## IOTDF
module IOTDF( clk, rst, in_en, iot_in, fn_sel, busy, valid, iot_out);
input          clk;
input          rst;
input          in_en;
input  [7:0]   iot_in;
input  [2:0]   fn_sel;
output         busy;
output         valid;
output [127:0] iot_out;
localparam ENCRYPT = 1, DECRYPT = 2, CRC_GEN = 3, TOP2MAX = 4, LAST2MIN = 5;
localparam FUNC_LEFT_1 = 0, FUNC_LEFT_2 = 1, FUNC_RIGHT_1 = 2, FUNC_RIGHT_2 = 3, FUNC_KEEP = 4;
reg [3:0]cnt_read_r, cnt_read_w;  
reg [2:0]cnt_round_r, cnt_round_w;  
reg [1:0]start_output_flag_r, start_output_flag_w;  
reg [2:0] fn_sel_r;
wire [2:0]fn_sel_w = fn_sel;
reg [127:0]iot_in_r, iot_in_w;
reg valid_r;
reg [127:0]iot_out1_r, iot_out1_w;
reg [127:0]iot_out2_r, iot_out2_w;
wire [63:0]IP_out;
wire [31:0]IP_out_L, IP_out_R;
wire [63:0]FP_in, FP_out;
wire [31:0]XOR_out, XOR_in1, XOR_in2;
reg [31:0]MUX_out1_63_32, MUX_out1_31_0;
wire [63:0]MUX_out1_127_64;
wire [55:0]MUX_sub_key_gen_in;
reg [2:0]sub_key_gen_func;
wire [55:0]PC1_out;
wire [47:0]KEY;
wire [55:0]KEY_before_PC2_w, KEY_before_PC2_r;  
wire [2:0]CRC_remainder;
reg [10:0]crc_dividend_in;
reg [127:0]crc_iot_out1_w;
reg Is_in_biggerthan_out1_r, Is_in_biggerthan_out1_w;  
reg Is_in_biggerthan_out2_r, Is_in_biggerthan_out2_w;  
wire Is_in_biggerthan_out1_8b, Is_in_biggerthan_out2_8b;  
wire Is_in_equal_out1_8b, Is_in_equal_out2_8b;  
reg [7:0]cmp_in_in, cmp_in_out1, cmp_in_out2;  
assign busy = 0;
assign valid = valid_r; 
assign iot_out = ((fn_sel_r==TOP2MAX || fn_sel_r==LAST2MIN) && cnt_read_r==1)? iot_out1_r:iot_out2_r;  
always@(*)begin
	cnt_read_w = (in_en)?cnt_read_r + 1'b1:cnt_read_r;
end
always@(posedge clk or posedge rst)begin
	if(rst) cnt_read_r <= 0;
	else cnt_read_r <= cnt_read_w;
end
always@(*)begin
	cnt_round_w = (cnt_read_r==15)? cnt_round_r + 1'b1:cnt_round_r;
end
always@(posedge clk or posedge rst)begin
	if(rst) cnt_round_r <= 0;
	else cnt_round_r <= cnt_round_w;
end
always@(*)begin
	if(start_output_flag_r==0 && cnt_read_r==15)start_output_flag_w = 1;
	else if(start_output_flag_r==1 && cnt_read_r==15)start_output_flag_w = 2;
	else start_output_flag_w = start_output_flag_r;
end
always@(posedge clk or posedge rst)begin
	if(rst) start_output_flag_r <= 0;
	else start_output_flag_r <= start_output_flag_w;
end
always@(posedge clk)begin  
	if(rst)begin end
	else fn_sel_r <= fn_sel_w;
end
always@(posedge clk or posedge rst)begin
	if(rst) valid_r <= 1'b0;
  ...
Size: roughly 3400 cells after synthesis, ~400 flip-flops, roughly 140 I/O pins, about 0.031 mm^2 of cells after synthesis.
Settings: LEC_CHECK=0, CAP_MARGIN=10, CORE_MARGIN=2, CORE_UTILIZATION=71, CTS_CLUSTER_DIAMETER=314, CTS_CLUSTER_SIZE=41, PLACE_DENSITY_LB_ADDON=0.25, SETUP_SLACK_MARGIN=-0.32, SLEW_MARGIN=20, TNS_END_PERCENT=10; clock period 3.26 ns.
run.sh (not shown) runs the stock make flow with config.mk's settings and CLKGATE_MAP_FILE=.
The first run did not get past global routing (5_1_grt) with GRT-0116.
Next try:
- ABC_AREA: unset -> 1
- CAP_MARGIN: 10 -> 20
- CORE_UTILIZATION: 71 -> 72
- CTS_CLUSTER_DIAMETER: 314 -> unset
- CTS_CLUSTER_SIZE: 41 -> unset
- PLACE_DENSITY: unset -> 0.39
- PLACE_DENSITY_LB_ADDON: 0.25 -> unset
- SETUP_SLACK_MARGIN: -0.32 -> 0.1
- TNS_END_PERCENT: 10 -> unset
- clock period: 3.26 -> 2.28 ns (I/O delays scaled with it)
=>
- Now the flow stopped in detailed placement (3_5_place_dp) with DPL-0033
- die area is lower by 2.6%
- synthesized cell count climbs by 23%
- area after synthesis drops by 1.3%
Next try:
- ABC_AREA: 1 -> unset
- CORE_UTILIZATION: 72 -> 40
- PLACE_DENSITY: 0.39 -> unset
- clock period: 2.28 -> 4.05 ns (I/O delays scaled with it)
Result:
- This time the run reached the layout checks and failed them: negative setup slack
- area after synthesis is higher slightly
- die size grows by well over a third
- synthesized cell count came out lower by about a fifth
Next try:
- CORE_UTILIZATION: 40 -> 30
- clock period: 4.05 -> 5.88 ns (I/O delays scaled with it)
Outcome: This time the run completed without violations. First-iteration DRC count fell by 3.8%. Fmax falls by 16%. Register-to-register slack gets better by 930 ps.


IOTDF again, from the RTL that the note above started with.
export LEC_CHECK = 0
export ABC_AREA = 0
export CAP_MARGIN = 0
export CELL_PAD_IN_SITES_DETAIL_PLACEMENT = 0
export CORE_ASPECT_RATIO = 0.53
export CORE_MARGIN = 2
export CORE_UTILIZATION = 39
export HOLD_SLACK_MARGIN = -0.06
export MAX_ROUTING_LAYER = met4
export PLACE_DENSITY_LB_ADDON = 0.03
export SLEW_MARGIN = 20
export TNS_END_PERCENT = 75
create_clock -name core_clock -period 3.44 [get_ports {clk}]
The baseline ran to the end with violations: negative setup slack.
Rerun with:
Settings changed: CORE_ASPECT_RATIO 0.53 to 1.92, CORE_UTILIZATION 39 to 40, PLACE_DENSITY_LB_ADDON 0.03 to 0.04, SETUP_SLACK_MARGIN set to 0.84.
Outcome: This time the run did not get past global routing (5_1_grt), error GRT-0116; area after synthesis stays the same; synthesized cell count does not change; die size falls by 2.5%.
Rerun with:
Settings changed: CORE_UTILIZATION 40 to 57, CTS_CLUSTER_DIAMETER set to 303, HOLD_SLACK_MARGIN -0.06 to not set, PLACE_DENSITY_LB_ADDON 0.04 to not set, SETUP_SLACK_MARGIN 0.84 to not set.
Clock period 3.44 ns to 1.39 ns, I/O delays scaled along.
What happened: The changed run never finished: it broke off in global routing (5_1_grt). Area after synthesis stays the same. Die area shrinks by 29%. Synthesized cell count does not change.
Rerun with:
Settings changed: ABC_AREA 0 to not set, CAP_MARGIN 0 to 20, CELL_PAD_IN_SITES_DETAIL_PLACEMENT 0 to not set, CORE_ASPECT_RATIO 1.92 to not set, CORE_UTILIZATION 57 to 46, CTS_CLUSTER_DIAMETER 303 to not set, MAX_ROUTING_LAYER met4 to not set, SETUP_SLACK_MARGIN set to -0.26, TNS_END_PERCENT 75 to not set.
Clock period 1.39 ns to 4.62 ns, I/O delays scaled along.
After rerunning: With this change the flow completed, yet does not pass: negative setup slack. Die size came out higher by a quarter to a third. Synthesized cell count does not change. Synthesized area does not change.
Rerun with:
Settings changed: ABC_AREA set to 1, CORE_UTILIZATION 46 to 72, CTS_CLUSTER_DIAMETER set to 400, CTS_CLUSTER_SIZE set to 100, PLACE_DENSITY set to 0.39, SETUP_SLACK_MARGIN -0.26 to 0.1.
Clock period 4.62 ns to 1.75 ns, I/O delays scaled along.
After rerunning: With this change the flow failed in detailed placement (3_5_place_dp); die area goes down by 36%; synthesized area fell by 1.3%; synthesized cell count climbs by 23%.
Rerun with:
Settings changed: ABC_AREA 1 to not set, CORE_UTILIZATION 72 to 30, CTS_CLUSTER_DIAMETER 400 to not set, CTS_CLUSTER_SIZE 100 to not set, PLACE_DENSITY 0.39 to not set.
Clock period 1.75 ns to 4.79 ns, I/O delays scaled along.
After rerunning: This time the run reached the layout checks and failed them: negative setup slack. Area after synthesis climbs by 1.3%. Die area came out higher by 140%. Synthesized cell count decreases by 19%.


## wip/quartz
Starting RTL as in the previous note.
Settings: LEC_CHECK=0, ABC_AREA=0, CAP_MARGIN=0, CELL_PAD_IN_SITES_DETAIL_PLACEMENT=2, CORE_ASPECT_RATIO=1.92, CORE_MARGIN=2, CORE_UTILIZATION=22, CTS_CLUSTER_SIZE=83, GPL_ROUTABILITY_DRIVEN=0, GPL_TIMING_DRIVEN=0, HOLD_SLACK_MARGIN=-0.06, MAX_ROUTING_LAYER=met4, PLACE_DENSITY_LB_ADDON=0.15, SLEW_MARGIN=20, TNS_END_PERCENT=75; clock period 3.44 ns.
Although wip/quartz finished all stages, its layout failed final checks on capacitance limit, slew limit, setup timing.
Here is what was changed in the inputs of wip/umber compared with wip/quartz.
# wip/quartz
export LEC_CHECK = 0
export ABC_AREA = 0
export CAP_MARGIN = 0
export CELL_PAD_IN_SITES_DETAIL_PLACEMENT = 2
export CORE_ASPECT_RATIO = 1.92
export CORE_MARGIN = 2
export CORE_UTILIZATION = 22
export CTS_CLUSTER_SIZE = 83
export GPL_ROUTABILITY_DRIVEN = 0
export GPL_TIMING_DRIVEN = 0
export HOLD_SLACK_MARGIN = -0.06
export MAX_ROUTING_LAYER = met4
export PLACE_DENSITY_LB_ADDON = 0.15
export SLEW_MARGIN = 20
export TNS_END_PERCENT = 75
create_clock -name core_clock -period 3.44 [get_ports {clk}]
# wip/umber
export LEC_CHECK = 0
export ABC_AREA = 0
export CAP_MARGIN = 0
export CELL_PAD_IN_SITES_DETAIL_PLACEMENT = 0
export CORE_ASPECT_RATIO = 1.92
export CORE_MARGIN = 2
export CORE_UTILIZATION = 61
export CTS_CLUSTER_DIAMETER = 302
export HOLD_SLACK_MARGIN = -0.06
export MAX_ROUTING_LAYER = met4
export SLEW_MARGIN = 20
export TNS_END_PERCENT = 75
create_clock -name core_clock -period 1.48 [get_ports {clk}]
- In the metrics for wip/umber and wip/quartz, the one carrying the higher HPWL reported at the end of detailed placement is wip/quartz.
- Looking at CTS buffer count, wip/umber sits 3 lower than wip/quartz does.
- The flow ended early for wip/umber: it failed with a tool error in global routing.
- [compare] base=wip/quartz new=wip/umber: die height shows a reduction of 40%, total setup buffers inserted after CTS shows a reduction of 47, standard-cell row count shows a reduction of 77, horizontal extent of the die shows a reduction of 110 um.
- [compare] base=wip/quartz new=wip/umber: pre-placement core utilization now sits higher; area enclosed by the die boundary moved down; cell count after placement shrank by about 11%.


Starting RTL as in the previous note.
## IOTDF
module IOTDF( clk, rst, in_en, iot_in, fn_sel, busy, valid, iot_out);
input          clk;
input          rst;
input          in_en;
input  [7:0]   iot_in;
input  [2:0]   fn_sel;
output         busy;
output         valid;
output [127:0] iot_out;
localparam ENCRYPT = 1, DECRYPT = 2, CRC_GEN = 3, TOP2MAX = 4, LAST2MIN = 5;
localparam FUNC_LEFT_1 = 0, FUNC_LEFT_2 = 1, FUNC_RIGHT_1 = 2, FUNC_RIGHT_2 = 3, FUNC_KEEP = 4;
reg [3:0]cnt_read_r, cnt_read_w;  
reg [2:0]cnt_round_r, cnt_round_w;  
reg [1:0]start_output_flag_r, start_output_flag_w;  
reg [2:0] fn_sel_r;
wire [2:0]fn_sel_w = fn_sel;
reg [127:0]iot_in_r, iot_in_w;
reg valid_r;
reg [127:0]iot_out1_r, iot_out1_w;
reg [127:0]iot_out2_r, iot_out2_w;
wire [63:0]IP_out;
wire [31:0]IP_out_L, IP_out_R;
wire [63:0]FP_in, FP_out;
wire [31:0]XOR_out, XOR_in1, XOR_in2;
reg [31:0]MUX_out1_63_32, MUX_out1_31_0;
wire [63:0]MUX_out1_127_64;
wire [55:0]MUX_sub_key_gen_in;
reg [2:0]sub_key_gen_func;
wire [55:0]PC1_out;
wire [47:0]KEY;
wire [55:0]KEY_before_PC2_w, KEY_before_PC2_r;  
wire [2:0]CRC_remainder;
reg [10:0]crc_dividend_in;
reg [127:0]crc_iot_out1_w;
reg Is_in_biggerthan_out1_r, Is_in_biggerthan_out1_w;  
reg Is_in_biggerthan_out2_r, Is_in_biggerthan_out2_w;  
wire Is_in_biggerthan_out1_8b, Is_in_biggerthan_out2_8b;  
wire Is_in_equal_out1_8b, Is_in_equal_out2_8b;  
reg [7:0]cmp_in_in, cmp_in_out1, cmp_in_out2;  
assign busy = 0;
assign valid = valid_r; 
assign iot_out = ((fn_sel_r==TOP2MAX || fn_sel_r==LAST2MIN) && cnt_read_r==1)? iot_out1_r:iot_out2_r;  
always@(*)begin
	cnt_read_w = (in_en)?cnt_read_r + 1'b1:cnt_read_r;
end
always@(posedge clk or posedge rst)begin
	if(rst) cnt_read_r <= 0;
	else cnt_read_r <= cnt_read_w;
  ...
Settings: LEC_CHECK=0, CAP_MARGIN=0, CORE_ASPECT_RATIO=1.43, CORE_MARGIN=6, CORE_UTILIZATION=59, CTS_CLUSTER_DIAMETER=350, GPL_TIMING_DRIVEN=0, PLACE_DENSITY_LB_ADDON=0.03, SLEW_MARGIN=20, TNS_END_PERCENT=70; clock period 8.46 ns.
The baseline failed in global routing on GRT-0116.
Next try:
==> flow/config.mk (replaced) <==
export PLATFORM = sky130hd
export DESIGN_NAME = IOTDF
export DESIGN_NICKNAME = IOTDF
export VERILOG_FILES = /design/flow/design.v
export SDC_FILE = /design/flow/constraint.sdc
export NUM_CORES = 4
export LEC_CHECK = 0
export CAP_MARGIN = 20
export CORE_MARGIN = 2
export CORE_UTILIZATION = 68
export CTS_CLUSTER_DIAMETER = 348
export CTS_CLUSTER_SIZE = 34
export SLEW_MARGIN = 20
==> flow/constraint.sdc (replaced) <==
create_clock -name core_clock -period 4.15 [get_ports {clk}]
set_input_delay 0.8300 -clock core_clock [delete_from_list [all_inputs] [get_ports {clk}]]
set_output_delay 0.8300 -clock core_clock [all_outputs]
set_load 0.01 [all_outputs]
Outcome: The new run died in global routing on GRT-0116. Synthesized area does not change. Synthesized cell count stays the same. Die size shrinks by 19%.
Next try:
--- a/flow/config.mk
+++ b/flow/config.mk
@@ -10,3 +10,3 @@
-export CORE_UTILIZATION = 68
-export CTS_CLUSTER_DIAMETER = 348
-export CTS_CLUSTER_SIZE = 34
+export CORE_UTILIZATION = 44
+export CTS_CLUSTER_DIAMETER = 400
+export SETUP_SLACK_MARGIN = 0.1
==> flow/constraint.sdc (replaced) <==
create_clock -name core_clock -period 3.27 [get_ports {clk}]
set_input_delay 0.6540 -clock core_clock [delete_from_list [all_inputs] [get_ports {clk}]]
set_output_delay 0.6540 -clock core_clock [all_outputs]
set_load 0.01 [all_outputs]
The new run ran to the end with violations: negative setup slack.
Area after synthesis stays the same.
Die area rose by 53%.
Synthesized cell count stays the same.
Next try:
--- a/flow/config.mk
+++ b/flow/config.mk
@@ -8,0 +9 @@
+export CORE_ASPECT_RATIO = 0.5
@@ -10,2 +11,4 @@
-export CORE_UTILIZATION = 44
-export CTS_CLUSTER_DIAMETER = 400
+export CORE_UTILIZATION = 72
+export CTS_CLUSTER_DIAMETER = 373
+export CTS_CLUSTER_SIZE = 98
+export PLACE_DENSITY = 0.4
==> flow/constraint.sdc (replaced) <==
create_clock -name core_clock -period 3.66 [get_ports {clk}]
set_input_delay 0.7320 -clock core_clock [delete_from_list [all_inputs] [get_ports {clk}]]
set_output_delay 0.7320 -clock core_clock [all_outputs]
set_load 0.01 [all_outputs]
Effect: Now the flow stopped in global routing on GRT-0116. Die size drops by 38%. Area after synthesis does not change. Synthesized cell count stays the same.
Next try:
--- a/flow/config.mk
+++ b/flow/config.mk
@@ -7,0 +8 @@
+export ABC_AREA = 1
@@ -12,4 +13,4 @@
-export CTS_CLUSTER_DIAMETER = 373
-export CTS_CLUSTER_SIZE = 98
-export PLACE_DENSITY = 0.4
-export SETUP_SLACK_MARGIN = 0.1
+export CTS_CLUSTER_DIAMETER = 400
+export CTS_CLUSTER_SIZE = 100
+export PLACE_DENSITY = 0.39
+export SETUP_SLACK_MARGIN = 0.32
==> flow/constraint.sdc (replaced) <==
create_clock -name core_clock -period 1.75 [get_ports {clk}]
set_input_delay 0.3500 -clock core_clock [delete_from_list [all_inputs] [get_ports {clk}]]
set_output_delay 0.3500 -clock core_clock [all_outputs]
set_load 0.01 [all_outputs]
What happened: With this change the flow ended with an error in detailed placement; area after synthesis came out lower slightly; die area goes down slightly; synthesized cell count increases by a quarter to a third.
